==> flow/design.v (excerpt) <==
module CONV(
	input			clk,               
	input			reset,             
	output reg		busy,	            
	input			ready,	            
	output reg[11:0]	iaddr,            
	input signed[19:0]	idata,            
	output reg 	     cwr,              
	output reg[11:0] 	caddr_wr,         
	output reg[19:0] 	cdata_wr,         
	output reg	 crd,               
	output reg[11:0]	caddr_rd,         
	input	[19:0]		cdata_rd,         
	output reg[2:0] 	csel              
);
For scale: roughly 2,900 cells after synthesis, roughly 180 flip-flops, roughly 110 I/O pins.
export LEC_CHECK = 0
export CAP_MARGIN = 20
export CORE_ASPECT_RATIO = 0.9
export CORE_MARGIN = 2
export CORE_UTILIZATION = 72
export CTS_CLUSTER_DIAMETER = 29
export GPL_ROUTABILITY_DRIVEN = 1
export MAX_ROUTING_LAYER = met4
export PLACE_DENSITY = 0.36
export SETUP_SLACK_MARGIN = 0.85
export SLEW_MARGIN = 20
export TNS_END_PERCENT = 5
create_clock -name core_clock -period 7.76 [get_ports {clk}]
run.sh (not shown) runs the stock make flow with config.mk's settings and CLKGATE_MAP_FILE=.
The starting point produced a layout that fails on setup timing.
Then changed:
- CORE_ASPECT_RATIO: 0.9 -> default
- CORE_UTILIZATION: 72 -> 65
- CTS_CLUSTER_DIAMETER: 29 -> default
- GPL_ROUTABILITY_DRIVEN: 1 -> default
- MAX_ROUTING_LAYER: met4 -> default
- PLACE_DENSITY: 0.36 -> default
- SETUP_SLACK_MARGIN: 0.85 -> default
- TNS_END_PERCENT: 5 -> default
- clock period: 7.76 -> 6.6 ns (I/O delays scaled with it)
Effect: The changed run produced a layout that fails on setup timing. Worst setup slack is worse by 1.1 ns. Wire length rose by a few percent. Final area rose by roughly a tenth. First-iteration DRC count fell by roughly a tenth. Clock skew hardly moves. Register-to-register slack is worse by 1.1 ns. Utilization fell by 2.0 points.
Then changed:
- ABC_AREA: default -> 1
- TNS_END_PERCENT: default -> 30
- clock period: 6.6 -> 4.73 ns (I/O delays scaled with it)
Outcome: The changed run completed and failed the layout checks on setup timing; utilization is higher by 2.1 points; cell count is higher by 21%; synthesized cell count is higher by 22%; first-iteration DRC count is higher by 87%; cell area is higher by 6.1%; global-route usage is higher by 7.7 points; die size is higher by 4.2%; worst setup slack gets worse by 1.4 ns.
Then changed:
- CORE_UTILIZATION: 65 -> 72
- CTS_CLUSTER_SIZE: default -> 14
- PLACE_DENSITY: default -> 0.42
- clock period: 4.73 -> 4.55 ns (I/O delays scaled with it)
The changed run failed in global routing (5_1_grt).
Synthesized area is unchanged.
Die size goes down by 9.5%.
Synthesized cell count stays the same.
Then changed:
- ABC_AREA: 1 -> default
- CORE_UTILIZATION: 72 -> 30
- CTS_CLUSTER_SIZE: 14 -> default
- PLACE_DENSITY: 0.42 -> default
- TNS_END_PERCENT: 30 -> default
- clock period: 4.55 -> 8.79 ns (I/O delays scaled with it)
What happened: With this change the flow produced a clean layout; area after synthesis falls by about 4%; die area goes up by about 130%; synthesized cell count decreases by about 18%.
Then changed:
- CORE_UTILIZATION: 30 -> 52
- clock period: 8.79 -> 6.44 ns (I/O delays scaled with it)
This time the run completed and failed the layout checks on setup timing. Cell count drops by a few percent. Wire length climbs by a few percent. Worst hold slack gets worse by 0.012 ns. Non-clock buffer count climbs by 272. Via count climbs by a few percent. Setup slack gets worse by 1.7 ns. Design area climbs by roughly a tenth. Fmax climbs by a little under a tenth. Flip-flop count is unchanged. Register-to-register slack gets worse by 1.7 ns.

Starting RTL as in the previous note.
make LEC_CHECK=0 ABC_AREA=1 CAP_MARGIN=20 CORE_MARGIN=2 CORE_UTILIZATION=40 CTS_CLUSTER_SIZE=48 SLEW_MARGIN=20 finish   # period 8.0 ns
Change:
- ABC_AREA: 1 -> unset
- CORE_UTILIZATION: 40 -> 46
- CTS_CLUSTER_DIAMETER: unset -> 308
- CTS_CLUSTER_SIZE: 48 -> 98
Outcome: The new run completed with no timing, DRC or antenna violations; via count went down by 11%; clock-buffer cell count went up by 1; routed wire length went down by 11%; final cell count went down by 18%; worst setup slack gets worse by 0.30 ns; flip-flop count does not change; die size went down by 16%.
Change:
- CORE_UTILIZATION: 46 -> 35
- CTS_CLUSTER_DIAMETER: 308 -> 140
- CTS_CLUSTER_SIZE: 98 -> 52
- PLACE_DENSITY: unset -> 0.4
After rerunning: Die area grows by 31%. Routed wire length climbs by 9.7%. Via count stays flat. Maximum frequency rises by 1.1%. Sequential share of layout area is lower by 0.14 points. Non-clock buffer count goes up by 19.
Change:
- ABC_AREA: unset -> 1
- CAP_MARGIN: 20 -> 40
- CELL_PAD_IN_SITES_DETAIL_PLACEMENT: unset -> 2
- CORE_ASPECT_RATIO: unset -> 1.32
- CORE_UTILIZATION: 35 -> 41
- CTS_CLUSTER_DIAMETER: 140 -> 335
- CTS_CLUSTER_SIZE: 52 -> 48
- GPL_ROUTABILITY_DRIVEN: unset -> 0
- GPL_TIMING_DRIVEN: unset -> 0
- MAX_ROUTING_LAYER: unset -> met4
- MIN_ROUTING_LAYER: unset -> met2
- PLACE_DENSITY: 0.4 -> unset
- SLEW_MARGIN: 20 -> 40
- TNS_END_PERCENT: unset -> 95
Effect: Now the flow stopped in 5_1_grt (GRT-0116). Die size shrinks by 11%. Area after synthesis grows by 4.3%. Synthesized cell count grows by 22%.
